==> flow/design.v <==
`timescale 1ns / 1ps
module apb_master#(parameter addr_width =5 , data_width = 16) (
    input bit pclk,                   
    input bit preset_n,               
    input logic pready,               
    input logic transfer,             
    input logic [data_width - 1 : 0] prdata,  
    input logic [addr_width - 1 : 0] apb_paddr,  
    input logic [data_width - 1 : 0] apb_pwdata,  
    input logic apb_control,          
    output logic [addr_width - 1 : 0] paddr,  
    output logic pselx,               
    output bit penable,               
    output logic pwrite,              
    output logic [data_width - 1 : 0] pwdata,  
    output logic [data_width / 8 - 1 : 0] pstrb,  
    output logic [data_width - 1 : 0] apb_prdata  
);
localparam logic [2:0] idle   = 3'b001;  
localparam logic [2:0] setup  = 3'b010;  
localparam logic [2:0] access = 3'b100;  
logic [2:0] present_state, next_state;   
logic [data_width - 1 : 0] temp_apb_prdata;
always_ff @(posedge pclk, negedge preset_n) begin
    if (!preset_n)
        present_state <= idle;       
    else
        present_state <= next_state;  
end
always_comb begin
    case (present_state)
        idle: begin
            if (transfer) begin
                next_state = setup;
            end else begin
                next_state = idle;
            end
        end
        setup: begin
            if (transfer) begin 
                next_state = access;
            end else begin
                next_state = idle;
            end
        end
        access: begin
            if (pready == 'b1) begin
                next_state = idle;
            end else begin
                next_state = access;  
            end
        end
        default: next_state = idle;   
    endcase
end
always_comb begin
    case (present_state)
        idle: begin
            pselx   = 'b0;   
            penable = 'b0;   
        end
        setup: begin
            pselx   = 'b1;   
            penable = 'b0;   
        end
        access: begin
            pselx   = 'b1;   
            penable = 'b1;   
        end
        default: begin
            pselx   = 'b0;
            penable = 'b0;
        end
    endcase
end           
always_comb begin
    if ((present_state == setup) || (present_state == access)) begin
        paddr = apb_paddr;  
        if (apb_control) begin  
            pwdata = apb_pwdata;
        end else begin  
            pwdata = 'b0;
        end
    end else begin  
        paddr = 'b0;
        pwdata = 'b0;
    end
end
always_ff @(posedge pclk, negedge preset_n) begin
    if (!preset_n) begin
        temp_apb_prdata <= '0;
    end else if (pready && !apb_control) begin
        temp_apb_prdata <= prdata;
    end
end
always_comb begin
    if (pwrite && pselx && penable) begin
        pstrb = {data_width / 8 {1'b1}};
    end else begin
        pstrb = 'b0;  
    end
end
assign pwrite = apb_control;
assign apb_prdata=temp_apb_prdata;
endmodule
`timescale 1ns / 1ps
module apb_slave#(
    parameter addr_width = 5,
    parameter data_width = 16
)(
    input  logic pclk,
    input  logic preset_n,
    input  logic pselx,
    input  logic penable,
    input  logic pwrite,
    input  logic [addr_width - 1 : 0] paddr,
    input  logic [data_width - 1 : 0] pwdata,
    output logic [data_width - 1 : 0] apb_spwdata,
    output logic [data_width - 1 : 0] prdata,
    output logic pready
);
    logic [data_width-1:0] mem [0:2**addr_width]; 
    typedef enum logic [1:0] {
        IDLE = 2'b00,
        SETUP = 2'b01,
        ACCESS = 2'b10
    } state_t;
    state_t present_state, next_state;
    always_ff @(posedge pclk or negedge preset_n) begin
        if (!preset_n)
            present_state <= IDLE;
        else
            present_state <= next_state;
    end 
    always_comb begin
        case (present_state)
            IDLE: begin
                if (pselx && !penable)  
                    next_state = SETUP;
                else
                    next_state = IDLE;
            end
            SETUP: begin
                if (pselx && penable)  
                    next_state = ACCESS;
                else
                    next_state = IDLE;
            end
            ACCESS: begin
                if (!pselx)  
                    next_state = IDLE;
                else
                    next_state = SETUP;  
            end
            default: next_state = IDLE;
        endcase
    end
    always_ff @(posedge pclk or negedge preset_n) begin
        if (!preset_n)
            pready <= 1'b0;
        else if (present_state == ACCESS)
            pready <= 1'b1;
        else
            pready <= 1'b0;
    end
    always_ff @(posedge pclk) begin
       if (pready && pwrite) begin
            mem[paddr] <= pwdata;
            apb_spwdata <= pwdata;
        end
    end
    always_ff @(posedge pclk) begin
        if (pready && !pwrite)
            prdata <= mem[paddr];
    end
endmodule
`timescale 1ns / 1ps
module apb_wrapper#(parameter addr_width = 5, data_width = 16)(
    input bit pclk,                   
    input bit preset_n,               
    input logic transfer,  
    input logic [addr_width - 1 : 0] apb_paddr,  
    input logic [data_width - 1 : 0] apb_pwdata,  
    input logic apb_control ,         
    output logic [data_width - 1 : 0] apb_spwdata,   
    output logic [data_width - 1 : 0] apb_prdata  
    );
    logic [addr_width-1:0] paddr;
    logic pselx;
    bit penable;
    logic pwrite;
    logic [data_width-1:0] pwdata;
    logic [data_width/8-1:0] pstrb; 
    logic                    pready;
    logic [data_width -1:0]  prdata;
    apb_master #(.addr_width(addr_width), .data_width(data_width)) DUT (
        .pclk(pclk),
        .preset_n(preset_n),
        .pready(pready),
        .transfer(transfer),
        .prdata(prdata),
        .apb_paddr(apb_paddr),
        .apb_pwdata(apb_pwdata),
        .apb_control(apb_control),
        .paddr(paddr),
        .pselx(pselx),
        .penable(penable),
        .pwrite(pwrite),
        .pwdata(pwdata),
        .pstrb(pstrb),
        .apb_prdata(apb_prdata)
    );
     apb_slave #(
        .addr_width(addr_width),
        .data_width(data_width)
    ) dut (
        .pclk       (pclk),
        .preset_n   (preset_n),
        .pselx      (pselx),
        .penable    (penable),
        .pwrite     (pwrite),
        .paddr      (paddr),
        .pwdata     (pwdata),
        .apb_spwdata(apb_spwdata),
        .prdata     (prdata),
        .pready     (pready)
    );
endmodule
==> flow/run.sh <==
#!/bin/bash
# the make line also repeats each setting of config.mk as NAME=value (left out here)
make -C /OpenROAD-flow-scripts/flow DESIGN_CONFIG=/design/flow/config.mk WORK_HOME=/design/flow/orfs CLKGATE_MAP_FILE= finish
==> flow/config.mk <==
export PLATFORM = sky130hd
export DESIGN_NAME = apb_wrapper
export DESIGN_NICKNAME = apb_wrapper
export VERILOG_FILES = /design/flow/design.v
export SDC_FILE = /design/flow/constraint.sdc
export NUM_CORES = 4
export LEC_CHECK = 0
export CAP_MARGIN = 20
export CORE_MARGIN = 2
export CORE_UTILIZATION = 70
export PLACE_DENSITY_LB_ADDON = 0.0
export SETUP_SLACK_MARGIN = 0.72
export SLEW_MARGIN = 20
==> flow/constraint.sdc <==
create_clock -name core_clock -period 2.46 [get_ports {pclk}]
set_input_delay 0.4920 -clock core_clock [delete_from_list [all_inputs] [get_ports {pclk}]]
set_output_delay 0.4920 -clock core_clock [all_outputs]
set_load 0.01 [all_outputs]
==> results of run 1 <==
-- repair_timing --
item | CTS | global route
gates resized | 88 | 82
pin swaps | 43 | 40
cloned | 10 | 12
setup endpoints to repair | 1088 | 1059
setup buffers | 39 | 13
-- area by class of cell --
cell class,instances,area [sq um],area share [%]
multi-input combinational,590,5360,19.0
inverter,3,11.3,0.0399
antenna,2,5.00,0.0177
timing repair buffer,324,3770,13.4
clock buffer,68,1380,4.90
clock inverter,27,263,0.932
sequential,567,16900,60.0
tap,396,495,1.76
-- per-stage QoR --
stage                     hold WS [ns]  cell area, sq um  setup TNS, ns  setup slack, ns  utilization, %
after floorplan                  0.196             22200              0            0.370               -
after global placement           0.389             24900         -46.10           -0.441            82.0
after detailed placement         0.394             24900         -47.33           -0.496            82.0
after CTS                        0.271             27500              0            0.119            90.6
after global routing             0.298             28200         -0.803           -0.173            92.9
final                            0.267             28200         -0.767           -0.169            92.9
-- per-layer routing --
layer	up-vias	wire, um
met5	-	27
met3	621	16300
met4	4	7110
met1	7503	24400
li1	5669	-
met2	2258	35100
==> flow_summary_export.csv, run 1 <==
group,metric,value,unit
power,total_power,20.1,mW
power,p_clk_share,40.8,%
detailed_routing,routed_wl,82900,um
synthesis,synth-edff-count,544,
power,power_frac_seq,52.6,%
synthesis,common_cells,"edfxtp_1 (544), a22oi_1 (84), nand2_1 (66)",
critical_path,path_cells,"buf_12, o21bai_4, nor2_4, buf_6, buf_4, buf_12, a22oi_1, a31oi_1, or4_1",
synthesis,syn_area,0.0214,sq mm
synthesis,ys_sh_xor,0,%
place,dp_hpwl,38800,um
detailed_routing,drtIter0Drc,3963,
timing,fin_crit,2.63,ns
cts,htree_levels,2,
detailed_routing,routedWlPerCell,41.9,um
timing,fmax,0.380,GHz
critical_path,critPathLaunchType,"flop",
critical_path,crit_path_end,"dut.prdata[6]",
power,leakage,10.2,nW
synthesis,yosysTopAreaCellShare,76.3,%
run_status,violations,"negative setup slack",
critical_path,r2r-end,"dut.prdata[6]",
synthesis,yosys-stat-cells,1221,
critical_path,crit_arrival,2.96,ns
run_status,status,"failed layout checks",
grt,antenna_found_initial,4,
floorplan,fp_util,70.6,%
synthesis,synth_cell_type_count,64,
synthesis,top_area_cell,"edfxtp_1",
power,maxPowerGroup,"registers",
critical_path,critPathKind,"reg2reg",
power,power.density,712,mW/mm^2
critical_path,path_buffers,4,
floorplan,ios,57,
synthesis,synthAdderAreaFrac,0,%
detailed_routing,vias,16100,
grt,busiest_layer,"met2",
synthesis,async_flop_share,4.06,%
detailed_routing,antenna_left,0,
synthesis,top_logic_kind,"AND-OR/OR-AND gates",
timing,relSlewSlack,53.4,%
timing,finalCritPeriodShare,107,%
place,placedCellCount,1806,
power,vdd_drop_max,1.55,mV
timing,finClkSkew,0.0252,ns
timing,finalSetupViolations,10,
critical_path,timing.rr.start,"DUT.present_state[1]",
synthesis,ys_sh_mux,4.77,%
power,power_clock,8.20,mW
critical_path,cpMaxStageDelayCell,"dfrtp_2",
cts,cts_buffers,53,
synthesis,fp_nets,1246,
floorplan,rows,64,
power,p_comb,1.31,mW
critical_path,crit_family,"AND-OR/OR-AND gates",
synthesis,flop_cell,"edfxtp_1",
synthesis,topCellsByArea,"edfxtp_1 (76%), a22oi_1 (2.9%), mux2_2 (2.7%), dfrtp_1 (2.5%), mux2i_1 (1.4%)",
finish,syn2layout_area_growth,31.7,%
critical_path,reg2reg_depth,9,
cts,clk_latency,0.60,ns
floorplan,die_h,179,um
synthesis,synthAoiAreaFrac,9.67,%
cts,path_clk_slew,0.07,ns
timing,finalWorstSetupSlack,-0.169,ns
power,p_seq,10.6,mW
timing,tightest_slew,0.699,ns
cts,hold_buffers,0,
finish,final_cell_count_no_fill,1977,
synthesis,syn_avg_cell_area,17.5,sq um
synthesis,ys_seq_share,79.0,%
place,port_buffers,56,
grt,met1_usage,62.0,%
critical_path,crit_cells,9,
cts,clockRootBuffer,"clkbuf_16",
grt,gr-total-overflow,0,
grt,grt_max_degree,41,
flow_run,tool_warnings,30,
grt,met3_usage,13.5,%
min_path,hp-class,"in2async",
critical_path,startpoint,"DUT.present_state[1]",
critical_path,reg2reg_setup_slack,-0.17,ns
synthesis,yosys_area,0.0214,sq mm
power,p_sw,4.63,mW
synthesis,synth-simple-area-share,4.87,%
critical_path,cpMostUsedCell,"buf_12",
grt,grt_usage,44.9,%
finish,final_nets,1564,
cts,clk_path_buf_depth,3,
finish,fill_cells,814,
timing,rsz0062_at_grt,"yes",
critical_path,crit_fanout,10,
detailed_routing,via_per_inst,8.12,
critical_path,cpPeakStageDelay,0.44,ns
timing,drv_slew,0,
synthesis,yosys_warnings,2,
detailed_routing,drc_errors,0,
grt,grt_pass1_vias,14400,
synthesis,ys_seq_elements,567,
flow_run,drv_cap,0,
floorplan,die_area,0.0320,sq mm
floorplan,dieWidth,179,um
power,p_int,15.5,mW
detailed_routing,first_pass_iters,9,
grt,grt_first_pass_wirelength,100000,um
synthesis,yosysMostFrequentCell,"edfxtp_1",
critical_path,worstPathRequired,2.79,ns
cts,cts_num_sinks,567,
cts,cts_tree,"built",
place,gp_congestion,0.954,
power,sw_frac_of_total,23.0,%
grt,met2_usage,67.8,%
floorplan,coreArea,0.0303,sq mm
timing,hold_viol_final,0,
critical_path,critPathCaptureType,"flop",
synthesis,netlist_instances,1221,
power,combPwrFrac,6.5,%
==> run 2: changes to the inputs <==
Settings changed: CORE_UTILIZATION 70 to 56, PLACE_DENSITY_LB_ADDON 0.0 to unset, SETUP_SLACK_MARGIN 0.72 to unset, SLEW_MARGIN 20 to 10.
Clock period 2.46 ns to 5.0 ns, I/O delays scaled along.
==> flow_summary_export.csv, run 2 <==
group,metric,value,unit
run_status,status,"finished clean",
power,power_clock,3.91,mW
power,p_sw,2.00,mW
flow_run,tool_warnings,26,
critical_path,crit_family,"simple AND/OR/NAND/NOR gates",
grt,grt_pass1_vias,11800,
place,dp_hpwl,37300,um
power,power.density,384,mW/mm^2
synthesis,topCellsByArea,"edfxtp_1 (76%), a22oi_1 (2.9%), mux2_2 (2.7%), dfrtp_1 (2.5%), mux2i_1 (1.4%)",
critical_path,timing.rr.start,"DUT.present_state[2]",
cts,cts_resized,0,
power,p_int,7.51,mW
cts,cts_buffers,56,
timing,tightest_slew,1.07,ns
synthesis,synthAoiAreaFrac,9.67,%
synthesis,yosys_area,0.0214,sq mm
detailed_routing,first_pass_iters,5,
power,power_frac_seq,54.7,%
power,combPwrFrac,4.2,%
synthesis,fp_nets,1246,
detailed_routing,drtIter0Drc,1610,
finish,final_nets,1384,
synthesis,ys_seq_elements,567,
grt,grt_max_degree,58,
synthesis,top_logic_kind,"AND-OR/OR-AND gates",
grt,antenna_found_initial,1,
critical_path,startpoint,"apb_paddr[1]",
finish,syn2layout_area_growth,15.8,%
power,leakage,8.82,nW
place,pre_cts_slack,1.06,ns
power,p_comb,0.399,mW
detailed_routing,routed_wl,58900,um
floorplan,rows,71,
min_path,hp-class,"reg2reg",
floorplan,die_area,0.0398,sq mm
power,maxPowerGroup,"registers",
cts,htree_levels,2,
grt,gr-total-overflow,0,
synthesis,synth-simple-area-share,4.87,%
critical_path,critPathLaunchType,"input port",
timing,hold_viol_final,0,
detailed_routing,routedWlPerCell,30.8,um
critical_path,crit_arrival,3.90,ns
synthesis,ys_sh_xor,0,%
power,p_clk_share,41.1,%
floorplan,die_h,200,um
cts,path_clk_slew,0.06,ns
synthesis,common_cells,"edfxtp_1 (544), a22oi_1 (84), nand2_1 (66)",
timing,relSlewSlack,28.5,%
detailed_routing,antenna_left,0,
grt,grt_first_pass_wirelength,84800,um
cts,clk_path_buf_depth,3,
min_path,hold_path_depth,0,
cts,clk_latency,0.61,ns
critical_path,r2r-end,"dut.prdata[0]",
power,sw_frac_of_total,21.1,%
timing,finalSetupViolations,0,
power,p_seq,5.20,mW
grt,grt_usage,30.4,%
cts,cts_tree,"built",
detailed_routing,vias,12500,
detailed_routing,via_per_inst,6.55,
cts,clockRootBuffer,"clkbuf_16",
synthesis,netlist_instances,1221,
critical_path,crit_fanout,32,
synthesis,yosysTopAreaCellShare,76.3,%
timing,rsz0062_at_grt,"no",
power,vdd_drop_max,0.274,mV
cts,hold_buffers,0,
critical_path,reg2reg_depth,6,
synthesis,synthAdderAreaFrac,0,%
cts,cts_num_sinks,567,
synthesis,synth-edff-count,544,
timing,finalCritPeriodShare,68.4,%
floorplan,coreArea,0.0377,sq mm
critical_path,critPathKind,"in2reg",
timing,fin_crit,3.42,ns
detailed_routing,drc_errors,0,
synthesis,syn_area,0.0214,sq mm
critical_path,cpMaxStageDelayCell,"nor2_4",
timing,finalWorstSetupSlack,1.58,ns
critical_path,cpPeakStageDelay,0.83,ns
timing,fmax,0.292,GHz
critical_path,reg2reg_setup_slack,1.67,ns
place,port_buffers,56,
synthesis,syn_avg_cell_area,17.5,sq um
synthesis,top_area_cell,"edfxtp_1",
critical_path,critPathCaptureType,"flop",
flow_run,drv_cap,0,
critical_path,path_cells,"clkdlybuf4s50_1, o21bai_2, nor2_4, buf_12, a22oi_1, a31oi_1, or4_1",
min_path,holdPathEnd,"dut.pready",
min_path,hold_path.startpoint,"dut.present_state[1]",
place,gp_congestion,0.879,
critical_path,crit_cells,7,
timing,finClkSkew,0.0133,ns
floorplan,ios,57,
critical_path,path_buffers,2,
floorplan,dieWidth,200,um
synthesis,ys_sh_mux,4.77,%
timing,setup-tns-final,0,ns
timing,drv_slew,0,
synthesis,ys_seq_share,79.0,%
synthesis,yosysMostFrequentCell,"edfxtp_1",
synthesis,async_flop_share,4.06,%
synthesis,yosys-stat-cells,1221,
critical_path,worstPathRequired,5.48,ns
synthesis,yosys_warnings,2,
synthesis,synth_cell_type_count,64,
critical_path,crit_path_end,"dut.prdata[6]",
synthesis,flop_cell,"edfxtp_1",
cts,cts_setup_buffers,0,
floorplan,fp_util,56.9,%
-- run 2: routing by layer --
layer | wire, um | GRT usage, % | vias to the layer above
met5 | 0 | 0 | -
met3 | 6400 | 6.70 | 93
met4 | 1340 | 8.56 | 0
met1 | 25100 | 46.4 | 6470
li1 | - | - | 5269
met2 | 26100 | 44.6 | 717
-- run 2: per-stage QoR --
stage	power [mW]	hold WS, ns	cells	cell area (sq um)	util, %
6_report	9.51	0.402	1916	24800	65.8
5_1_grt	9.75	0.425	1915	24800	65.8
4_1_cts	9.55	0.410	1913	24800	65.8
3_5_place_dp	5.69	0.393	1810	23100	61.3
3_3_place_gp	5.68	0.385	1809	23100	61.2
2_1_floorplan	5.50	0.375	1221	21400	-
-- run 2: final cells by class --
cell class / count / area (sq um)
multi-input cells: 577 / 4210
repair buffers: 154 / 1340
fillers: 2702 / 12900
flip-flops and latches: 567 / 16900
inverters: 3 / 11.3
well taps: 511 / 639
clock buffers: 73 / 1490
diodes: 1 / 2.50
clock inverters: 30 / 200
==> run 3: changes to the inputs <==
Settings changed: CAP_MARGIN 20 to 15, CORE_UTILIZATION 56 to 70, SETUP_SLACK_MARGIN set to 0.73, SLEW_MARGIN 10 to 20.
Clock period 5.0 ns to 2.52 ns, I/O delays scaled along.
==> flow_summary_export.csv, run 3 <==
group,metric,value,unit
detailed_routing,via_per_inst,7.61,
floorplan,rows,64,
grt,antenna_found_initial,5,
power,leakage,9.97,nW
floorplan,die_h,179,um
cts,clk_path_buf_depth,3,
place,dp_hpwl,38300,um
synthesis,top_area_cell,"edfxtp_1",
synthesis,netlist_instances,1221,
detailed_routing,antenna_left,0,
cts,htree_levels,2,
place,gp_congestion,0.926,
floorplan,dieWidth,179,um
critical_path,worstPathRequired,2.85,ns
critical_path,critPathKind,"reg2reg",
timing,fin_crit,2.56,ns
grt,grt_usage,42.7,%
finish,final_cell_count_no_fill,1936,
critical_path,startpoint,"DUT.present_state[2]",
grt,grt_max_degree,34,
place,port_buffers,56,
critical_path,crit_fanout,7,
timing,hold_ws,0.274,ns
timing,tightest_slew,0.846,ns
critical_path,reg2reg_depth,6,
critical_path,r2r-end,"dut.prdata[1]",
detailed_routing,top_layer,"met5",
place,pre_cts_slack,-0.434,ns
grt,grt_pass1_vias,14000,
cts,cts_buffers,53,
min_path,hp-class,"in2async",
timing,hold_viol_final,0,
critical_path,crit_cells,6,
detailed_routing,first_pass_iters,8,
floorplan,fp_util,70.6,%
finish,fill_cells,979,
synthesis,yosys_warnings,2,
run_status,violations,"negative setup slack",
power,p_comb,1.16,mW
synthesis,synthAoiAreaFrac,9.67,%
synthesis,async_flop_share,4.06,%
timing,finClkSkew,0.0202,ns
floorplan,die_area,0.0320,sq mm
finish,flop_area,0.0169,sq mm
timing,drv_slew,0,
finish,logic_area,0.00512,sq mm
synthesis,synth-simple-area-share,4.87,%
synthesis,fp_nets,1246,
power,power.density,716,mW/mm^2
cts,cts_num_sinks,567,
timing,fmax,0.391,GHz
power,combPwrFrac,5.9,%
timing,finalSetupViolations,4,
critical_path,crit_family,"simple AND/OR/NAND/NOR gates",
timing,rsz0062_at_grt,"yes",
power,p_sw,4.31,mW
timing,relSlewSlack,43.5,%
cts,clk_latency,0.60,ns
power,p_seq,10.3,mW
finish,final_nets,1524,
synthesis,yosys_area,0.0214,sq mm
critical_path,timing.rr.start,"DUT.present_state[2]",
synthesis,syn_avg_cell_area,17.5,sq um
synthesis,ys_sh_xor,0,%
flow_run,tool_warnings,31,
synthesis,synthAdderAreaFrac,0,%
power,p_int,15.4,mW
power,sw_frac_of_total,21.9,%
synthesis,synth_cell_type_count,64,
cts,hold_buffers,0,
run_status,status,"failed layout checks",
power,maxPowerGroup,"registers",
cts,path_clk_slew,0.07,ns
cts,clockRootBuffer,"clkbuf_16",
timing,finalWorstSetupSlack,-0.0356,ns
detailed_routing,routed_wl,71600,um
synthesis,yosys-stat-cells,1221,
detailed_routing,drtIter0Drc,3250,
synthesis,ys_seq_share,79.0,%
synthesis,common_cells,"edfxtp_1 (544), a22oi_1 (84), nand2_1 (66)",
critical_path,crit_arrival,2.89,ns
grt,grt_first_pass_wirelength,95200,um
critical_path,critPathLaunchType,"flop",
finish,syn2layout_area_growth,28.6,%
critical_path,path_cells,"buf_6, or2_1, and2_4, a221oi_1, nand4_1, a211o_1",
detailed_routing,vias,14700,
synthesis,syn_area,0.0214,sq mm
detailed_routing,route.met3.wl,11300,um
critical_path,critPathCaptureType,"flop",
synthesis,flop_cell,"edfxtp_1",
synthesis,yosysTopAreaCellShare,76.3,%
detailed_routing,routedWlPerCell,37.0,um
detailed_routing,drc_errors,0,
floorplan,ios,57,
synthesis,ys_sh_mux,4.77,%
power,p_clk_share,41.8,%
critical_path,crit_path_end,"dut.prdata[1]",
synthesis,yosysMostFrequentCell,"edfxtp_1",
synthesis,synth-edff-count,544,
power,vdd_drop_max,0.694,mV
timing,finalCritPeriodShare,101,%
power,total_power,19.7,mW
synthesis,top_logic_kind,"AND-OR/OR-AND gates",
detailed_routing,wl_met1,22900,um
critical_path,cpMaxStageDelayCell,"dfrtp_2",
critical_path,reg2reg_setup_slack,-0.04,ns
timing,setup-tns-final,-0.112,ns
cts,cts_tree,"built",
detailed_routing,met2_length,33100,um
synthesis,ys_seq_elements,567,
power,power_clock,8.24,mW
grt,gr-total-overflow,0,
place,placedCellCount,1802,
critical_path,path_buffers,1,
synthesis,topCellsByArea,"edfxtp_1 (76%), a22oi_1 (2.9%), mux2_2 (2.7%), dfrtp_1 (2.5%), mux2i_1 (1.4%)",
critical_path,cpPeakStageDelay,0.46,ns
flow_run,drv_cap,0,
power,power_frac_seq,52.3,%
floorplan,coreArea,0.0303,sq mm
## run 3: per-layer routing
metal | track usage, % | vias to the layer above
met3 | 13.5 | 369
met2 | 66.8 | 1753
met1 | 57.1 | 7041
li1 | - | 5557
met5 | 0 | -
met4 | 16.4 | 8
## run 3: stage by stage
step | instance area (sq um) | util, %
floorplan | 22200 | -
global placement | 24900 | 82.0
detailed placement | 24900 | 82.0
CTS | 27200 | 89.7
global route | 27500 | 90.8
finish | 27500 | 90.8
## run 3: what timing repair did
| item | in CTS | in global routing |
|---|---|---|
| gates cloned | 5 | 0 |
| buffers inserted | 26 | 7 |
| endpoints found under the setup margin | 1085 | 1085 |
| pin swaps | 39 | 46 |
| resized | 65 | 49 |
## run 3: final cells by class
type / instances / area share (%)
clock buffers: 67 / 5.08
well taps: 396 / 1.80
flip-flops and latches: 567 / 61.4
inverters: 3 / 0.0409
clock inverters: 28 / 1.23
repair buffers: 295 / 11.9
diodes: 1 / 0.00908
multi-input cells: 579 / 18.6
==> run 4: changes to the inputs <==
Settings changed: ABC_AREA set to 1, CAP_MARGIN 15 to 20, CORE_UTILIZATION 70 to 72, CTS_CLUSTER_DIAMETER set to 163, PLACE_DENSITY_LB_ADDON set to 0.08, SETUP_SLACK_MARGIN 0.73 to 0.68.
Clock period 2.52 ns to 2.28 ns, I/O delays scaled along.
==> flow_summary_export.csv, run 4 <==
group,metric,value,unit
synthesis,fp_nets,2179,
power,combPwrFrac,9.7,%
floorplan,rows,66,
synthesis,ys_seq_elements,567,
critical_path,critPathCaptureType,"flop",
timing,setup-tns-final,-8.24,ns
finish,post-route-util,92.5,%
finish,syn2layout_area_growth,26.9,%
timing,drv_slew,0,
critical_path,path_buffers,4,
power,power_frac_seq,50.4,%
floorplan,ios,57,
timing,rsz0062_at_grt,"yes",
place,pre_cts_slack,-0.426,ns
run_status,violations,"negative setup slack",
timing,tightest_slew,1.09,ns
cts,cts_buffers,53,
detailed_routing,antenna_left,0,
timing,finalSetupViolations,96,
cts,path_clk_slew,0.07,ns
critical_path,crit_fanout,6,
min_path,hp-class,"in2async",
critical_path,path_cells,"nor2_8, nor2_4, buf_12, buf_12, buf_8, buf_4, nand2_1, nand2_1, o21ai_0, nor2_1, nand2_1, nand2_1, nand3_1",
floorplan,dieWidth,185,um
floorplan,fp_util,72.9,%
cts,clk_path_buf_depth,3,
synthesis,common_cells,"nand2_1 (602), edfxtp_1 (544), nor2_1 (286)",
synthesis,yosys_area,0.0237,sq mm
place,placedCellCount,2694,
critical_path,timing.rr.start,"DUT.present_state[1]",
critical_path,crit_path_end,"dut.prdata[14]",
timing,fin_crit,2.94,ns
place,dp_hpwl,39800,um
power,sw_frac_of_total,24.6,%
power,p_clk_share,39.9,%
grt,grt_usage,48.7,%
floorplan,die_h,185,um
power,power_clock,9.02,mW
critical_path,cpMaxStageDelayCell,"o21ai_0",
grt,antenna_found_initial,2,
synthesis,netlist_instances,2154,
power,p_seq,11.4,mW
synthesis,yosysTopAreaCellShare,69.1,%
timing,finalCritPeriodShare,129,%
detailed_routing,via_per_inst,7.40,
grt,grt_max_degree,39,
flow_run,drv_cap,0,
power,maxPowerGroup,"registers",
detailed_routing,first_pass_iters,17,
grt,gr-total-overflow,0,
power,power.density,753,mW/mm^2
detailed_routing,routed_wl,94400,um
critical_path,worstPathRequired,2.74,ns
synthesis,yosys-stat-cells,2154,
synthesis,synthAoiAreaFrac,0.947,%
timing,finalWorstSetupSlack,-0.662,ns
power,p_sw,5.57,mW
cts,hold_buffers,0,
synthesis,synth_cell_type_count,25,
cts,htree_levels,2,
synthesis,yosys_warnings,2,
timing,fmax,0.340,GHz
flow_run,tool_warnings,29,
critical_path,startpoint,"DUT.present_state[1]",
timing,hold_viol_final,0,
synthesis,ys_sh_xor,0,%
detailed_routing,drtIter0Drc,5598,
detailed_routing,drc_errors,0,
power,leakage,11.7,nW
critical_path,cpPeakStageDelay,0.84,ns
finish,final_cell_count_no_fill,2852,
critical_path,cpMostUsedCell,"nand2_1",
synthesis,synthAdderAreaFrac,0,%
critical_path,r2r-end,"dut.prdata[14]",
synthesis,async_flop_share,4.06,%
critical_path,critPathKind,"reg2reg",
place,gp_congestion,0.911,
grt,grt_pass1_vias,19400,
cts,clk_latency,0.61,ns
power,p_int,17.1,mW
floorplan,die_area,0.0343,sq mm
detailed_routing,routedWlPerCell,33.1,um
synthesis,ys_seq_share,71.5,%
run_status,status,"failed layout checks",
synthesis,syn_area,0.0237,sq mm
cts,cts_tree,"built",
grt,grt_first_pass_wirelength,119000,um
synthesis,top_logic_kind,"simple AND/OR/NAND/NOR gates",
critical_path,critPathLaunchType,"flop",
synthesis,yosysMostFrequentCell,"nand2_1",
power,vdd_drop_max,0.844,mV
critical_path,reg2reg_setup_slack,-0.66,ns
synthesis,syn_avg_cell_area,11.0,sq um
place,port_buffers,56,
critical_path,crit_family,"simple AND/OR/NAND/NOR gates",
floorplan,coreArea,0.0325,sq mm
synthesis,top_area_cell,"edfxtp_1",
synthesis,synth-edff-count,544,
critical_path,crit_cells,13,
power,p_comb,2.19,mW
synthesis,topCellsByArea,"edfxtp_1 (69%), nand2_1 (9.6%), nor2_1 (4.5%), nand3_1 (4.4%), inv_1 (3.4%)",
detailed_routing,vias,21100,
timing,finClkSkew,0.0270,ns
critical_path,reg2reg_depth,13,
cts,clockRootBuffer,"clkbuf_16",
critical_path,crit_arrival,3.40,ns
synthesis,synth-simple-area-share,21.9,%
timing,relSlewSlack,26.7,%
cts,cts_num_sinks,567,
synthesis,ys_sh_mux,0,%
synthesis,flop_cell,"edfxtp_1",
finish,final_nets,2392,
## run 4: metrics by stage
step                      hold WS [ns]  power (mW)  cell area (sq um)
final                            0.228        22.6              30000
after global routing             0.261        22.8              30000
after detailed placement         0.402        13.1              26900
after floorplan                  0.160        12.4              24200
after CTS                        0.243        21.8              29500
after global placement           0.389        13.1              26900
## run 4: per-layer routing
layer  routed length, um  vias to the layer above  part of all wire (%)  global-route usage (%)
met1               25700                     9314                    27                    59.0
met3               19000                     1076                    20                    19.1
li1                    -                     7700                     -                       -
met2               38800                     2995                    41                    71.7
met5                 151                        -                  0.16                       0
met4               10800                        6                    11                    35.0
## run 4: area by class of cell
type | count | area, sq um
fill | 926 | 2430
inverter | 214 | 820
multi-input combinational | 1257 | 6320
antenna | 3 | 7.51
tap | 442 | 553
clock buffer | 66 | 1420
clock inverter | 29 | 263
sequential | 567 | 16900
timing repair buffer | 274 | 3730
## run 4: timing repair
| action | in CTS | in global routing |
|---|---|---|
| pin swaps | 49 | 33 |
| gates resized | 111 | 85 |
| setup buffers | 27 | 15 |
| gates cloned | 14 | 4 |
| setup endpoints to repair | 890 | 895 |
==> run 5: changes to the inputs <==
Settings changed: ABC_AREA 1 to unset, CAP_MARGIN 20 to 5, CORE_UTILIZATION 72 to 71, CTS_CLUSTER_DIAMETER 163 to 48, CTS_CLUSTER_SIZE set to 79, PLACE_DENSITY set to 0.6, PLACE_DENSITY_LB_ADDON 0.08 to unset, TNS_END_PERCENT set to 5.
Clock period 2.28 ns to 3.57 ns, I/O delays scaled along.
==> flow_summary_export.csv, run 5 <==
group,metric,value,unit
critical_path,crit_cells,8,
cts,clockRootBuffer,"clkbuf_16",
critical_path,critPathKind,"in2reg",
cts,clk_path_buf_depth,3,
synthesis,ys_sh_mux,4.77,%
finish,postLayoutCellArea,0.0246,sq mm
detailed_routing,drc_errors,0,
timing,hold_viol_final,0,
critical_path,timing.rr.start,"DUT.present_state[2]",
synthesis,top_area_cell,"edfxtp_1",
timing,finalCritPeriodShare,81.2,%
synthesis,yosys-stat-cells,1221,
timing,tightest_slew,1.05,ns
power,p_sw,2.82,mW
synthesis,synthAoiAreaFrac,9.67,%
power,vdd_drop_max,0.482,mV
critical_path,crit_family,"buffers and inverters",
power,sw_frac_of_total,22.1,%
critical_path,critPathCaptureType,"flop",
synthesis,syn_area,0.0214,sq mm
detailed_routing,antenna_left,0,
timing,fin_crit,2.90,ns
timing,finClkSkew,0.0234,ns
synthesis,ys_seq_share,79.0,%
timing,hold_ws,0.129,ns
detailed_routing,routed_wl,56600,um
run_status,status,"finished clean",
critical_path,crit_path_end,"dut.prdata[6]",
power,p_int,9.96,mW
floorplan,fp_util,72.3,%
synthesis,topCellsByArea,"edfxtp_1 (76%), a22oi_1 (2.9%), mux2_2 (2.7%), dfrtp_1 (2.5%), mux2i_1 (1.4%)",
timing,fmax,0.345,GHz
power,p_clk_share,38.7,%
cts,path_clk_slew,0.08,ns
cts,hold_buffers,0,
synthesis,common_cells,"edfxtp_1 (544), a22oi_1 (84), nand2_1 (66)",
critical_path,path_buffers,3,
synthesis,syn_avg_cell_area,17.5,sq um
timing,rsz0062_at_grt,"yes",
min_path,hp-class,"in2async",
detailed_routing,vias,12800,
detailed_routing,drtIter0Drc,2276,
floorplan,coreArea,0.0296,sq mm
power,maxPowerGroup,"registers",
timing,relSlewSlack,30.0,%
critical_path,r2r-end,"dut.prdata[1]",
cts,cts_buffers,42,
cts,clk_latency,0.56,ns
power,p_seq,7.28,mW
grt,antenna_found_initial,0,
grt,grt_pass1_vias,12200,
synthesis,flop_cell,"edfxtp_1",
power,combPwrFrac,4.4,%
detailed_routing,via_per_inst,7.18,
critical_path,cpMaxStageDelayCell,"clkdlybuf4s50_1",
finish,post-route-util,83.0,%
critical_path,path_cells,"clkdlybuf4s50_1, buf_4, o21ai_4, nor2_4, buf_4, a22oi_1, a31oi_1, or4_1",
place,port_buffers,56,
synthesis,yosys_area,0.0214,sq mm
synthesis,synthAdderAreaFrac,0,%
critical_path,cpPeakStageDelay,0.56,ns
detailed_routing,routedWlPerCell,31.8,um
floorplan,dieWidth,178,um
synthesis,top_logic_kind,"AND-OR/OR-AND gates",
power,power_clock,4.94,mW
detailed_routing,first_pass_iters,8,
finish,final_nets,1382,
synthesis,synth-edff-count,544,
grt,grt_first_pass_wirelength,82500,um
floorplan,die_h,178,um
power,power.density,520,mW/mm^2
critical_path,reg2reg_setup_slack,0.77,ns
finish,syn2layout_area_growth,14.8,%
power,leakage,8.78,nW
floorplan,ios,57,
floorplan,rows,63,
floorplan,die_area,0.0316,sq mm
critical_path,worstPathRequired,3.86,ns
synthesis,netlist_instances,1221,
grt,grt_max_degree,44,
place,dp_hpwl,35800,um
flow_run,tool_warnings,29,
flow_run,drv_cap,0,
synthesis,ys_sh_xor,0,%
grt,gr-total-overflow,0,
synthesis,yosys_warnings,2,
timing,setup-tns-final,0,ns
critical_path,cpMostUsedCell,"buf_4",
synthesis,synth_cell_type_count,64,
place,gp_congestion,0.918,
detailed_routing,antennaDiodeCount,0,
cts,htree_levels,2,
critical_path,crit_fanout,15,
critical_path,startpoint,"apb_paddr[1]",
synthesis,async_flop_share,4.06,%
critical_path,critPathLaunchType,"input port",
synthesis,yosysTopAreaCellShare,76.3,%
critical_path,crit_arrival,3.19,ns
synthesis,fp_nets,1246,
grt,grt_usage,36.9,%
power,p_comb,0.565,mW
timing,finalSetupViolations,0,
power,power_frac_seq,56.9,%
cts,cts_tree,"built",
place,dpl-instance-area,0.0231,sq mm
synthesis,synth-simple-area-share,4.87,%
synthesis,ys_seq_elements,567,
synthesis,yosysMostFrequentCell,"edfxtp_1",
critical_path,reg2reg_depth,5,
timing,drv_slew,0,
cts,cts_num_sinks,567,
## run 5: cell type report
| cell class | count | area [sq um] |
|---|---|---|
| Fill cell | 1462 | 5040 |
| Clock buffer | 44 | 1060 |
| Inverter | 3 | 11.3 |
| Multi-Input combinational cell | 577 | 4200 |
| Sequential cell | 567 | 16900 |
| Clock inverter | 33 | 400 |
| Tap cell | 390 | 488 |
| Timing Repair Buffer | 166 | 1520 |
## run 5: per-layer routing
layer	track usage (%)	vias up	wire length (um)
met5	0	-	0
met4	9.56	0	1570
met3	8.08	127	8170
met2	55.4	1100	25900
met1	56.4	6290	20900
li1	-	5260	-
## run 5: timing repair
action | 4_1_cts | 5_1_grt
gates resized | 0 | 4
hold endpoints to repair | 0 | 0
setup endpoints to repair | 0 | 17
buffers inserted | 0 | 0
## run 5: stage by stage
stage / total power [mW] / setup WS (ns) / std cells
CTS: 12.8 / 0.685 / 1779
detailed placement: 7.97 / 0.115 / 1702
floorplan: 7.71 / 0.700 / 1221
global route: 13.1 / 0.631 / 1780
finish: 12.8 / 0.670 / 1780
global placement: 7.96 / 0.191 / 1702
==> run 6: changes to the inputs <==
Settings changed: ABC_AREA set to 0, CAP_MARGIN 5 to 20, CORE_UTILIZATION 71 to 40, CTS_CLUSTER_DIAMETER 48 to unset, CTS_CLUSTER_SIZE 79 to unset, GPL_TIMING_DRIVEN set to 0, HOLD_SLACK_MARGIN set to 0.21, MIN_ROUTING_LAYER set to met2, PLACE_DENSITY 0.6 to unset, SETUP_SLACK_MARGIN 0.68 to unset, TNS_END_PERCENT 5 to 95.
Clock period 3.57 ns to 5.0 ns, I/O delays scaled along.
==> flow_summary_export.csv, run 6 <==
group,metric,value,unit
power,p_comb,0.481,mW
timing,finalSetupViolations,0,
critical_path,cpMaxStageDelayCell,"o21ai_1",
floorplan,die_area,0.0554,sq mm
cts,htree_levels,2,
critical_path,path_cells,"clkdlybuf4s50_1, clkbuf_1, o21ai_1, nand2_1, nor2_4",
detailed_routing,vias,16300,
grt,grt_max_degree,34,
min_path,hp-class,"in2async",
critical_path,cpPeakStageDelay,1.06,ns
critical_path,critPathLaunchType,"input port",
power,p_sw,2.24,mW
finish,fill_cells,4431,
synthesis,ys_seq_elements,567,
cts,cts_resized,0,
critical_path,crit_path_end,"dut.mem[6][9]",
synthesis,netlist_instances,1221,
detailed_routing,antenna_left,0,
place,placedCellCount,1979,
cts,clk_path_buf_depth,3,
critical_path,crit_family,"simple AND/OR/NAND/NOR gates",
grt,antenna_found_initial,0,
critical_path,crit_arrival,4.98,ns
power,vdd_drop_max,0.302,mV
synthesis,ys_seq_share,79.0,%
critical_path,crit_fanout,16,
cts,cts_setup_buffers,0,
detailed_routing,via_per_inst,7.80,
finish,logic_area,0.00435,sq mm
critical_path,critPathKind,"in2reg",
finish,final_nets,1376,
timing,relSlewSlack,4.97,%
floorplan,rows,84,
cts,clockRootBuffer,"clkbuf_16",
critical_path,startpoint,"apb_paddr[4]",
synthesis,syn_avg_cell_area,17.5,sq um
synthesis,top_area_cell,"edfxtp_1",
synthesis,yosys_warnings,2,
timing,tightest_slew,1.43,ns
floorplan,die_h,235,um
critical_path,critPathCaptureType,"flop",
place,dpl-instance-area,0.0232,sq mm
cts,cts_num_sinks,567,
run_status,status,"finished clean",
power,p_int,7.67,mW
detailed_routing,routedWlPerCell,33.5,um
floorplan,dieWidth,235,um
timing,drv_slew,0,
cts,clk_latency,0.65,ns
finish,postLayoutCellArea,0.0251,sq mm
synthesis,ys_sh_xor,0,%
synthesis,synth-edff-count,544,
power,maxPowerGroup,"registers",
detailed_routing,first_pass_iters,12,
place,gp_congestion,0.940,
timing,fmax,0.212,GHz
power,p_seq,5.20,mW
critical_path,reg2reg_depth,6,
synthesis,synthAdderAreaFrac,0,%
power,power.density,395,mW/mm^2
cts,cts_buffers,57,
synthesis,yosysTopAreaCellShare,76.3,%
critical_path,worstPathRequired,5.25,ns
place,dp_hpwl,42600,um
place,port_buffers,55,
critical_path,path_buffers,2,
flow_run,drv_cap,0,
grt,grt_usage,37.7,%
critical_path,timing.rr.start,"DUT.present_state[2]",
power,total_power,9.91,mW
timing,rsz0062_at_grt,"no",
synthesis,synth_cell_type_count,64,
timing,finClkSkew,0.0268,ns
floorplan,fp_util,40.6,%
synthesis,syn_area,0.0214,sq mm
synthesis,yosysMostFrequentCell,"edfxtp_1",
power,p_clk_share,42.6,%
synthesis,synth-simple-area-share,4.87,%
finish,flop_area,0.0169,sq mm
synthesis,yosys_area,0.0214,sq mm
timing,finalCritPeriodShare,94.5,%
power,sw_frac_of_total,22.6,%
timing,setup-tns-final,0,ns
detailed_routing,drtIter0Drc,4589,
detailed_routing,drc_errors,0,
critical_path,reg2reg_setup_slack,0.57,ns
finish,syn2layout_area_growth,17.2,%
synthesis,flop_cell,"edfxtp_1",
power,leakage,8.70,nW
power,power_clock,4.22,mW
synthesis,synthAoiAreaFrac,9.67,%
synthesis,fp_nets,1246,
cts,hold_buffers,0,
synthesis,topCellsByArea,"edfxtp_1 (76%), a22oi_1 (2.9%), mux2_2 (2.7%), dfrtp_1 (2.5%), mux2i_1 (1.4%)",
cts,cts_tree,"built",
synthesis,async_flop_share,4.06,%
power,power_frac_seq,52.5,%
grt,grt_first_pass_wirelength,97900,um
synthesis,yosys-stat-cells,1221,
floorplan,ios,57,
critical_path,crit_cells,5,
floorplan,coreArea,0.0528,sq mm
synthesis,top_logic_kind,"AND-OR/OR-AND gates",
grt,grt_pass1_vias,18000,
timing,fin_crit,4.72,ns
critical_path,r2r-end,"dut.mem[6][9]",
flow_run,tool_warnings,26,
grt,gr-total-overflow,0,
finish,final_cell_count_no_fill,2092,
synthesis,common_cells,"edfxtp_1 (544), a22oi_1 (84), nand2_1 (66)",
detailed_routing,routed_wl,70000,um
finish,post-route-util,47.6,%
timing,hold_viol_final,0,
cts,path_clk_slew,0.07,ns
power,combPwrFrac,4.9,%
synthesis,ys_sh_mux,4.77,%
## run 6: cell type report
class	count	share of cell area, %
inverters	3	0.0449
diodes	9	0.0898
multi-input cells	577	17.3
flip-flops and latches	567	67.4
clock buffers	78	6.28
clock inverters	25	0.903
plain buffers	74	1.45
repair buffers	71	3.06
well taps	688	3.43
## run 6: stage by stage
step | hold WS (ns) | worst slack [ns]
floorplan | 0.375 | 1.84
global placement | 0.387 | -1.55
detailed placement | 0.392 | -0.0108
CTS | 0.405 | 0.637
global route | 0.399 | 0.531
finish | 0.320 | 0.277
## run 6: routing by layer
layer	track usage [%]	routed length [um]	share of wire (%)
met5	27.4	1680	2.4
met4	11.7	8310	12
met3	47.7	28500	41
met2	43.1	31500	45
met1	-	0	0
==> run 7: changes to the inputs <==
Settings changed: ABC_AREA 0 to unset, CELL_PAD_IN_SITES_GLOBAL_PLACEMENT set to 3, CORE_MARGIN 2 to 8, CORE_UTILIZATION 40 to 49, GPL_ROUTABILITY_DRIVEN set to 1, GPL_TIMING_DRIVEN 0 to unset, HOLD_SLACK_MARGIN 0.21 to unset, MIN_ROUTING_LAYER met2 to unset, PLACE_DENSITY_LB_ADDON set to 0.1, SETUP_SLACK_MARGIN set to 0.6, SLEW_MARGIN 20 to 0, TNS_END_PERCENT 95 to unset.
Clock period 5.0 ns to 3.33 ns, I/O delays scaled along.
==> flow_summary_export.csv, run 7 <==
group,metric,value,unit
floorplan,rows,76,
synthesis,ys_sh_xor,0,%
timing,finClkSkew,0.0164,ns
timing,relSlewSlack,27.2,%
detailed_routing,routed_wl,60200,um
synthesis,topCellsByArea,"edfxtp_1 (76%), a22oi_1 (2.9%), mux2_2 (2.7%), dfrtp_1 (2.5%), mux2i_1 (1.4%)",
detailed_routing,first_pass_iters,5,
synthesis,ys_seq_share,79.0,%
critical_path,timing.rr.start,"DUT.present_state[2]",
timing,finalWorstSetupSlack,0.637,ns
grt,grt_first_pass_wirelength,87100,um
synthesis,syn_avg_cell_area,17.5,sq um
power,power_frac_seq,54.2,%
power,vdd_drop_max,0.427,mV
cts,cts_resized,4,
finish,post-route-util,59.5,%
min_path,hold_path_depth,0,
critical_path,reg2reg_setup_slack,0.68,ns
synthesis,synth_cell_type_count,64,
floorplan,dieWidth,225,um
cts,path_clk_slew,0.06,ns
grt,gr-total-overflow,0,
finish,logic_area,0.00423,sq mm
critical_path,cpMostUsedCell,"buf_12",
synthesis,fp_nets,1246,
critical_path,critPathLaunchType,"input port",
synthesis,yosys_area,0.0214,sq mm
synthesis,synthAoiAreaFrac,9.67,%
power,combPwrFrac,4.4,%
timing,finalSetupViolations,0,
finish,postLayoutCellArea,0.0256,sq mm
critical_path,worstPathRequired,3.60,ns
critical_path,r2r-end,"dut.prdata[15]",
floorplan,ios,57,
timing,tightest_slew,1.08,ns
synthesis,common_cells,"edfxtp_1 (544), a22oi_1 (84), nand2_1 (66)",
critical_path,crit_family,"buffers and inverters",
cts,hold_buffers,0,
place,gp_congestion,0.823,
grt,grt_max_degree,39,
synthesis,netlist_instances,1221,
critical_path,crit_fanout,18,
detailed_routing,antennaDiodeCount,0,
timing,rsz0062_at_grt,"no",
cts,clockRootBuffer,"clkbuf_16",
finish,fill_cells,3286,
synthesis,synth-edff-count,544,
timing,hold_viol_final,0,
synthesis,top_logic_kind,"AND-OR/OR-AND gates",
place,dpl-instance-area,0.0239,sq mm
timing,fin_crit,2.69,ns
grt,grt_usage,23.9,%
detailed_routing,antenna_left,0,
power,p_sw,3.01,mW
synthesis,synth-simple-area-share,4.87,%
flow_run,tool_warnings,27,
grt,antenna_found_initial,0,
synthesis,syn_area,0.0214,sq mm
finish,syn2layout_area_growth,19.8,%
critical_path,path_buffers,4,
min_path,hp-class,"reg2reg",
detailed_routing,vias,12300,
synthesis,ys_sh_mux,4.77,%
power,power.density,563,mW/mm^2
timing,drv_slew,0,
power,sw_frac_of_total,20.9,%
synthesis,top_area_cell,"edfxtp_1",
critical_path,crit_arrival,2.97,ns
cts,htree_levels,2,
synthesis,yosys-stat-cells,1221,
power,maxPowerGroup,"registers",
synthesis,ys_seq_elements,567,
power,p_int,11.4,mW
cts,cts_num_sinks,567,
synthesis,yosysTopAreaCellShare,76.3,%
min_path,hold_path.startpoint,"dut.present_state[1]",
timing,fmax,0.371,GHz
critical_path,startpoint,"apb_paddr[1]",
floorplan,coreArea,0.0431,sq mm
finish,flop_area,0.0169,sq mm
power,p_comb,0.637,mW
critical_path,crit_cells,8,
floorplan,die_area,0.0506,sq mm
power,p_seq,7.81,mW
power,power_clock,5.98,mW
power,p_clk_share,41.4,%
cts,clk_latency,0.60,ns
place,dp_hpwl,38000,um
detailed_routing,drc_errors,0,
finish,final_nets,1413,
detailed_routing,routedWlPerCell,29.8,um
cts,cts_setup_buffers,0,
critical_path,path_cells,"clkdlybuf4s50_1, buf_12, o32ai_4, buf_12, buf_12, a22o_1, o31ai_2, nand4_1",
synthesis,yosysMostFrequentCell,"edfxtp_1",
floorplan,die_h,225,um
timing,finalCritPeriodShare,80.9,%
cts,cts_buffers,57,
critical_path,critPathCaptureType,"flop",
detailed_routing,drtIter0Drc,1266,
floorplan,fp_util,49.7,%
detailed_routing,via_per_inst,6.11,
synthesis,synthAdderAreaFrac,0,%
synthesis,async_flop_share,4.06,%
synthesis,flop_cell,"edfxtp_1",
min_path,holdPathEnd,"dut.pready",
critical_path,reg2reg_depth,6,
place,pre_cts_slack,-0.150,ns
critical_path,cpMaxStageDelayCell,"clkdlybuf4s50_1",
cts,clk_path_buf_depth,3,
cts,cts_tree,"built",
critical_path,critPathKind,"in2reg",
grt,grt_pass1_vias,12300,
run_status,status,"finished clean",
flow_run,drv_cap,0,
synthesis,yosys_warnings,2,
critical_path,crit_path_end,"dut.prdata[14]",
critical_path,cpPeakStageDelay,0.61,ns
power,leakage,9.09,nW
place,port_buffers,56,
run 7: area by class of cell:
cell class / instances / area share [%]
clock buffer: 80 / 6.22
tap: 585 / 2.85
multi-input combinational: 577 / 16.5
clock inverter: 27 / 0.571
inverter: 3 / 0.0439
sequential: 567 / 66.0
timing repair buffer: 182 / 7.86
run 7: per-layer routing:
metal / share of wire, % / vias up / track usage (%)
met1: 42 / 6462 / 32.0
met2: 50 / 445 / 40.0
met4: 3.0 / 0 / 7.98
met3: 5.9 / 98 / 3.36
met5: 0 / - / 0
li1: - / 5334 / -
run 7: per-stage QoR:
step	cells	setup TNS, ns	total power, mW	hold slack [ns]
after global placement	1914	-0.0953	8.59	0.411
after CTS	2021	0	14.5	0.421
after detailed placement	1914	-0.150	8.60	0.396
after floorplan	1221	0	8.26	0.370
final	2021	0	14.4	0.424
after global routing	2021	0	14.8	0.439
==> run 8: changes to the inputs <==
Settings changed: CELL_PAD_IN_SITES_GLOBAL_PLACEMENT 3 to unset, CORE_MARGIN 8 to 2, CORE_UTILIZATION 49 to 72, CTS_CLUSTER_DIAMETER set to 48, GPL_ROUTABILITY_DRIVEN 1 to unset, PLACE_DENSITY set to 0.65, PLACE_DENSITY_LB_ADDON 0.1 to unset, SETUP_SLACK_MARGIN 0.6 to 0.68, SLEW_MARGIN 0 to 20, TNS_END_PERCENT set to 5.
Clock period 3.33 ns to 3.7 ns, I/O delays scaled along.
==> flow_summary_export.csv, run 8 <==
group,metric,value,unit
run_status,status,"finished clean",
cts,hold_buffers,0,
power,sw_frac_of_total,20.6,%
detailed_routing,first_pass_iters,6,
synthesis,flop_cell,"edfxtp_1",
power,p_clk_share,41.2,%
synthesis,synth_cell_type_count,64,
cts,cts_tree,"built",
detailed_routing,vias,13000,
detailed_routing,routedWlPerCell,32.6,um
detailed_routing,routed_wl,58900,um
synthesis,syn_avg_cell_area,17.5,sq um
floorplan,die_h,176,um
power,p_int,10.2,mW
timing,fmax,0.342,GHz
critical_path,worstPathRequired,3.97,ns
detailed_routing,drtIter0Drc,2392,
critical_path,critPathCaptureType,"flop",
cts,cts_setup_buffers,0,
cts,cts_num_sinks,567,
floorplan,die_area,0.0311,sq mm
critical_path,path_cells,"clkdlybuf4s50_1, o21ba_1, buf_4, nand2_1, nor2_1, buf_4",
cts,htree_levels,2,
power,power_clock,5.30,mW
synthesis,synth-simple-area-share,4.87,%
synthesis,netlist_instances,1221,
grt,grt_pass1_vias,12700,
synthesis,async_flop_share,4.06,%
min_path,hp-class,"in2async",
synthesis,synthAdderAreaFrac,0,%
power,total_power,12.9,mW
critical_path,startpoint,"apb_paddr[1]",
flow_run,drv_cap,0,
timing,finalSetupViolations,0,
finish,post-route-util,84.2,%
power,power.density,519,mW/mm^2
power,p_sw,2.66,mW
synthesis,synth-edff-count,544,
critical_path,crit_family,"buffers and inverters",
critical_path,reg2reg_depth,5,
synthesis,syn_area,0.0214,sq mm
timing,finClkSkew,0.0124,ns
critical_path,crit_fanout,13,
finish,final_nets,1399,
critical_path,path_buffers,3,
critical_path,r2r-end,"dut.prdata[0]",
cts,path_clk_slew,0.06,ns
synthesis,yosysMostFrequentCell,"edfxtp_1",
synthesis,yosys-stat-cells,1221,
synthesis,yosys_warnings,2,
critical_path,cpPeakStageDelay,0.81,ns
timing,rsz0062_at_grt,"no",
finish,postLayoutCellArea,0.0248,sq mm
grt,antenna_found_initial,2,
synthesis,ys_sh_mux,4.77,%
timing,setup-tns-final,0,ns
synthesis,top_area_cell,"edfxtp_1",
grt,grt_max_degree,51,
critical_path,crit_cells,6,
power,maxPowerGroup,"registers",
power,combPwrFrac,4.2,%
place,gp_congestion,0.926,
floorplan,rows,63,
timing,tightest_slew,1.07,ns
synthesis,fp_nets,1246,
timing,finalCritPeriodShare,79.1,%
timing,hold_viol_final,0,
synthesis,ys_seq_elements,567,
cts,cts_buffers,54,
critical_path,cpMaxStageDelayCell,"o21ba_1",
place,port_buffers,56,
detailed_routing,drc_errors,0,
critical_path,crit_arrival,3.19,ns
power,power_frac_seq,54.6,%
synthesis,synthAoiAreaFrac,9.67,%
floorplan,dieWidth,176,um
cts,clk_path_buf_depth,3,
critical_path,critPathKind,"in2reg",
cts,clk_latency,0.57,ns
detailed_routing,antenna_left,0,
grt,grt_usage,39.0,%
floorplan,ios,57,
place,dpl-instance-area,0.0231,sq mm
finish,syn2layout_area_growth,16.0,%
detailed_routing,via_per_inst,7.20,
power,p_comb,0.547,mW
timing,drv_slew,0,
power,p_seq,7.03,mW
flow_run,tool_warnings,28,
synthesis,ys_seq_share,79.0,%
floorplan,fp_util,72.6,%
cts,clockRootBuffer,"clkbuf_16",
power,leakage,8.96,nW
critical_path,timing.rr.start,"DUT.present_state[2]",
timing,fin_crit,2.93,ns
synthesis,yosysTopAreaCellShare,76.3,%
cts,cts_resized,0,
critical_path,critPathLaunchType,"input port",
grt,grt_first_pass_wirelength,85700,um
grt,gr-total-overflow,0,
place,dp_hpwl,36800,um
synthesis,ys_sh_xor,0,%
synthesis,common_cells,"edfxtp_1 (544), a22oi_1 (84), nand2_1 (66)",
critical_path,crit_path_end,"dut.mem[13][8]",
floorplan,coreArea,0.0295,sq mm
timing,relSlewSlack,28.7,%
synthesis,topCellsByArea,"edfxtp_1 (76%), a22oi_1 (2.9%), mux2_2 (2.7%), dfrtp_1 (2.5%), mux2i_1 (1.4%)",
critical_path,cpMostUsedCell,"buf_4",
power,vdd_drop_max,0.461,mV
synthesis,yosys_area,0.0214,sq mm
synthesis,top_logic_kind,"AND-OR/OR-AND gates",
critical_path,reg2reg_setup_slack,0.82,ns
-- run 8: metrics by stage --
step | hold WS [ns] | std cells | setup WS [ns]
after global placement | 0.381 | 1708 | 0.378
after global routing | 0.200 | 1807 | 0.694
after floorplan | 0.375 | 1221 | 0.804
final | 0.151 | 1808 | 0.774
after detailed placement | 0.391 | 1708 | 0.305
after CTS | 0.419 | 1807 | 0.874
-- run 8: metal layers --
metal | global-route usage (%) | routed length (um) | up-vias
li1 | - | - | 5298
met1 | 55.1 | 21000 | 6437
met2 | 59.7 | 27400 | 1122
met3 | 12.4 | 8640 | 157
met4 | 11.7 | 1890 | 2
met5 | 0 | 18 | -
-- run 8: cell type report --
| class | instances | area [sq um] |
|---|---|---|
| sequential | 567 | 16900 |
| fill | 1350 | 4650 |
| multi-input combinational | 577 | 4190 |
| timing repair buffer | 171 | 1520 |
| clock buffer | 70 | 1480 |
| tap | 390 | 488 |
| clock inverter | 29 | 224 |
| inverter | 3 | 11.3 |
| antenna | 1 | 2.50 |
==> run 9: changes to the inputs <==
Settings changed: CORE_UTILIZATION 72 to 70, CTS_CLUSTER_DIAMETER 48 to 357, PLACE_DENSITY 0.65 to unset, SETUP_SLACK_MARGIN 0.68 to -0.26, TNS_END_PERCENT 5 to unset.
Clock period 3.7 ns to 3.61 ns, I/O delays scaled along.
==> flow_summary_export.csv, run 9 <==
group,metric,value,unit
timing,fmax,0.327,GHz
timing,finClkSkew,0.0153,ns
floorplan,die_area,0.0320,sq mm
timing,drv_slew,0,
floorplan,ios,57,
critical_path,critPathKind,"in2reg",
detailed_routing,routed_wl,56500,um
timing,hold_viol_final,0,
floorplan,fp_util,70.6,%
grt,grt_pass1_vias,12100,
cts,cts_tree,"built",
synthesis,flop_cell,"edfxtp_1",
grt,gr-total-overflow,0,
synthesis,ys_sh_mux,4.77,%
cts,cts_num_sinks,567,
critical_path,cpMaxStageDelayCell,"clkdlybuf4s50_1",
detailed_routing,routedWlPerCell,31.3,um
timing,finalSetupViolations,0,
flow_run,tool_warnings,28,
finish,logic_area,0.00419,sq mm
critical_path,timing.rr.start,"DUT.present_state[2]",
power,power_frac_seq,55.1,%
detailed_routing,vias,12800,
timing,fin_crit,3.06,ns
detailed_routing,via_per_inst,7.10,
detailed_routing,first_pass_iters,8,
synthesis,synth_cell_type_count,64,
synthesis,ys_sh_xor,0,%
cts,cts_setup_buffers,0,
critical_path,critPathLaunchType,"input port",
synthesis,synthAdderAreaFrac,0,%
synthesis,yosysTopAreaCellShare,76.3,%
cts,clk_latency,0.57,ns
grt,antenna_found_initial,2,
power,leakage,8.92,nW
detailed_routing,antennaDiodeCount,0,
place,pre_cts_slack,0.0948,ns
critical_path,crit_fanout,19,
synthesis,synth-simple-area-share,4.87,%
critical_path,startpoint,"apb_paddr[1]",
place,dp_hpwl,35500,um
cts,path_clk_slew,0.06,ns
power,p_sw,2.65,mW
power,p_clk_share,40.6,%
finish,final_cell_count_no_fill,1807,
synthesis,syn_avg_cell_area,17.5,sq um
critical_path,path_buffers,2,
synthesis,top_logic_kind,"AND-OR/OR-AND gates",
cts,clockRootBuffer,"clkbuf_16",
synthesis,yosys-stat-cells,1221,
synthesis,async_flop_share,4.06,%
place,gp_congestion,0.938,
critical_path,path_cells,"clkdlybuf4s50_1, o21bai_2, nor2_4, buf_4, a222oi_1, o22ai_1, a211o_1",
grt,grt_first_pass_wirelength,81000,um
synthesis,fp_nets,1246,
power,p_int,10.4,mW
power,maxPowerGroup,"registers",
place,placedCellCount,1712,
cts,clk_path_buf_depth,3,
finish,postLayoutCellArea,0.0248,sq mm
timing,setup-tns-final,0,ns
finish,final_nets,1395,
detailed_routing,drtIter0Drc,2201,
timing,finalCritPeriodShare,84.7,%
power,vdd_drop_max,0.583,mV
detailed_routing,antenna_left,0,
flow_run,drv_cap,0,
floorplan,rows,64,
critical_path,worstPathRequired,3.92,ns
cts,cts_buffers,52,
critical_path,crit_family,"AND-OR/OR-AND gates",
synthesis,common_cells,"edfxtp_1 (544), a22oi_1 (84), nand2_1 (66)",
synthesis,ys_seq_elements,567,
power,power_clock,5.32,mW
timing,tightest_slew,1.13,ns
finish,flop_area,0.0169,sq mm
critical_path,reg2reg_setup_slack,0.58,ns
critical_path,critPathCaptureType,"flop",
synthesis,topCellsByArea,"edfxtp_1 (76%), a22oi_1 (2.9%), mux2_2 (2.7%), dfrtp_1 (2.5%), mux2i_1 (1.4%)",
detailed_routing,drc_errors,0,
grt,grt_usage,36.2,%
finish,syn2layout_area_growth,16.0,%
power,total_power,13.1,mW
critical_path,crit_path_end,"dut.prdata[15]",
finish,fill_cells,1563,
timing,hold_ws,0.130,ns
timing,finalWorstSetupSlack,0.553,ns
finish,post-route-util,81.9,%
floorplan,coreArea,0.0303,sq mm
power,p_seq,7.20,mW
synthesis,top_area_cell,"edfxtp_1",
power,sw_frac_of_total,20.3,%
place,port_buffers,56,
power,p_comb,0.558,mW
synthesis,synthAoiAreaFrac,9.67,%
place,dpl-instance-area,0.0232,sq mm
cts,hold_buffers,0,
power,power.density,527,mW/mm^2
synthesis,synth-edff-count,544,
critical_path,r2r-end,"dut.prdata[15]",
synthesis,ys_seq_share,79.0,%
min_path,hp-class,"in2async",
grt,grt_max_degree,40,
synthesis,yosys_warnings,2,
cts,cts_resized,0,
critical_path,cpPeakStageDelay,0.72,ns
synthesis,yosys_area,0.0214,sq mm
critical_path,reg2reg_depth,8,
synthesis,netlist_instances,1221,
synthesis,syn_area,0.0214,sq mm
timing,relSlewSlack,24.8,%
run_status,status,"finished clean",
timing,rsz0062_at_grt,"no",
critical_path,crit_arrival,3.37,ns
floorplan,die_h,179,um
critical_path,crit_cells,7,
floorplan,dieWidth,179,um
synthesis,yosysMostFrequentCell,"edfxtp_1",
power,combPwrFrac,4.3,%
cts,htree_levels,2,
[run 9: cell type report]
| type | instances | share of cell area (%) |
|---|---|---|
| Clock inverter | 27 | 1.05 |
| Tap cell | 396 | 1.99 |
| Timing Repair Buffer | 169 | 6.38 |
| Clock buffer | 68 | 5.57 |
| Inverter | 3 | 0.0453 |
| Multi-Input combinational cell | 577 | 16.9 |
| Sequential cell | 567 | 68.1 |
[run 9: routing by layer]
metal  vias up  global-route usage (%)  part of all wire, %
li1       5289                       -                    -
met1      6368                    53.1                   38
met2      1016                    53.8                   45
met3       148                    11.3                   14
met4         4                    9.89                  2.8
met5         -                       0                0.048
==> run 10: changes to the inputs <==
Settings changed: ABC_AREA set to 1, CTS_CLUSTER_DIAMETER 357 to unset, SETUP_SLACK_MARGIN -0.26 to unset.
Clock period 3.61 ns to 5.07 ns, I/O delays scaled along.
==> flow_summary_export.csv, run 10 <==
group,metric,value,unit
min_path,hold_path.startpoint,"dut.present_state[1]",
timing,fmax,0.283,GHz
min_path,hold_path_depth,0,
synthesis,yosysMostFrequentCell,"nand2_1",
floorplan,die_area,0.0353,sq mm
synthesis,yosys_warnings,2,
grt,met2_usage,54.6,%
critical_path,critPathLaunchType,"input port",
power,vdd_drop_max,0.352,mV
critical_path,critPathCaptureType,"flop",
synthesis,topCellsByArea,"edfxtp_1 (69%), nand2_1 (9.6%), nor2_1 (4.5%), nand3_1 (4.4%), inv_1 (3.4%)",
power,p_seq,5.13,mW
grt,gr-total-overflow,0,
cts,cts_tree,"built",
synthesis,yosys-stat-cells,2154,
critical_path,crit_path_end,"dut.mem[14][5]",
critical_path,critPathKind,"in2reg",
place,port_buffers,56,
critical_path,reg2reg_depth,11,
floorplan,ios,57,
critical_path,crit_cells,7,
timing,finalWorstSetupSlack,1.53,ns
critical_path,cpPeakStageDelay,0.72,ns
power,p_sw,2.11,mW
critical_path,crit_fanout,16,
critical_path,path_buffers,4,
power,total_power,9.57,mW
synthesis,ys_sh_xor,0,%
detailed_routing,antenna_left,0,
grt,met1_usage,51.9,%
critical_path,crit_family,"buffers and inverters",
grt,met3_usage,8.24,%
power,p_int,7.46,mW
timing,tightest_slew,1.16,ns
floorplan,die_h,188,um
power,p_comb,0.589,mW
critical_path,timing.rr.start,"DUT.present_state[1]",
timing,rsz0062_at_grt,"no",
detailed_routing,drtIter0Drc,2094,
critical_path,startpoint,"apb_paddr[2]",
timing,relSlewSlack,22.6,%
floorplan,rows,67,
synthesis,fp_nets,2179,
timing,fin_crit,3.54,ns
finish,final_nets,2253,
synthesis,ys_seq_share,71.5,%
grt,grt_max_degree,86,
power,power_frac_seq,53.7,%
place,dp_hpwl,35700,um
detailed_routing,routed_wl,62100,um
synthesis,top_area_cell,"edfxtp_1",
flow_run,tool_warnings,28,
synthesis,synth-edff-count,544,
synthesis,flop_cell,"edfxtp_1",
grt,grt_first_pass_wirelength,94400,um
synthesis,syn_area,0.0237,sq mm
detailed_routing,drc_errors,0,
critical_path,reg2reg_setup_slack,2.03,ns
critical_path,crit_arrival,3.80,ns
min_path,holdPathEnd,"dut.pready",
place,gp_congestion,0.901,
timing,finClkSkew,0.0179,ns
timing,setup-tns-final,0,ns
detailed_routing,first_pass_iters,8,
critical_path,cpMostUsedCell,"buf_4",
cts,cts_setup_buffers,0,
synthesis,synth_cell_type_count,25,
run_status,status,"finished clean",
finish,final_cell_count_no_fill,2716,
synthesis,yosysTopAreaCellShare,69.1,%
floorplan,fp_util,70.9,%
synthesis,syn_avg_cell_area,11.0,sq um
grt,grt_usage,36.4,%
timing,finalSetupViolations,0,
synthesis,yosys_area,0.0237,sq mm
power,sw_frac_of_total,22.0,%
floorplan,dieWidth,188,um
power,leakage,10.4,nW
floorplan,coreArea,0.0334,sq mm
min_path,hp-class,"reg2reg",
timing,finalCritPeriodShare,69.8,%
cts,path_clk_slew,0.06,ns
synthesis,common_cells,"nand2_1 (602), edfxtp_1 (544), nor2_1 (286)",
place,placedCellCount,2620,
power,maxPowerGroup,"registers",
synthesis,async_flop_share,4.06,%
cts,htree_levels,2,
power,combPwrFrac,6.2,%
cts,cts_resized,0,
synthesis,netlist_instances,2154,
detailed_routing,routedWlPerCell,22.9,um
power,power_clock,3.84,mW
grt,busiest_layer,"met2",
synthesis,ys_sh_mux,0,%
grt,antenna_found_initial,1,
finish,syn2layout_area_growth,12.6,%
critical_path,worstPathRequired,5.33,ns
detailed_routing,vias,16400,
detailed_routing,via_per_inst,6.04,
finish,fill_cells,2014,
critical_path,cpMaxStageDelayCell,"nor3_4",
synthesis,ys_seq_elements,567,
detailed_routing,antennaDiodeCount,0,
critical_path,path_cells,"clkdlybuf4s50_1, inv_2, nor3_4, buf_4, nand2_1, nor2_1, buf_4",
timing,hold_viol_final,0,
cts,hold_buffers,0,
power,p_clk_share,40.2,%
timing,drv_slew,0,
synthesis,synth-simple-area-share,21.9,%
power,power.density,359,mW/mm^2
cts,clockRootBuffer,"clkbuf_16",
cts,clk_latency,0.61,ns
synthesis,synthAdderAreaFrac,0,%
synthesis,top_logic_kind,"simple AND/OR/NAND/NOR gates",
synthesis,synthAoiAreaFrac,0.947,%
cts,cts_buffers,54,
critical_path,r2r-end,"dut.prdata[11]",
place,pre_cts_slack,1.08,ns
grt,grt_pass1_vias,15900,
cts,cts_num_sinks,567,
cts,clk_path_buf_depth,3,
flow_run,drv_cap,0,
==> run 10: layout make-up <==
type / count / area, sq um / share of cell area, %
multi-input combinational: 1257 / 5500 / 20.6
tap: 448 / 561 / 2.10
sequential: 567 / 16900 / 63.5
clock buffer: 69 / 1430 / 5.36
inverter: 214 / 803 / 3.02
timing repair buffer: 134 / 1210 / 4.55
clock inverter: 27 / 223 / 0.836
==> run 10: stage by stage <==
step | util, % | instance area [sq um] | hold WS (ns)
3_3_place_gp | 74.9 | 25000 | 0.389
5_1_grt | 79.8 | 26600 | 0.420
3_5_place_dp | 74.9 | 25000 | 0.391
6_report | 79.8 | 26600 | 0.409
4_1_cts | 79.8 | 26600 | 0.414
2_1_floorplan | - | 23700 | 0.375
==> run 10: routing by layer <==
layer | up-vias | wire length [um]
met3 | 158 | 8270
met1 | 7730 | 23100
met2 | 1125 | 28000
li1 | 7396 | -
met4 | 2 | 2700
met5 | - | 13
No activity file was given, so power comes from the tool's default toggle rates.
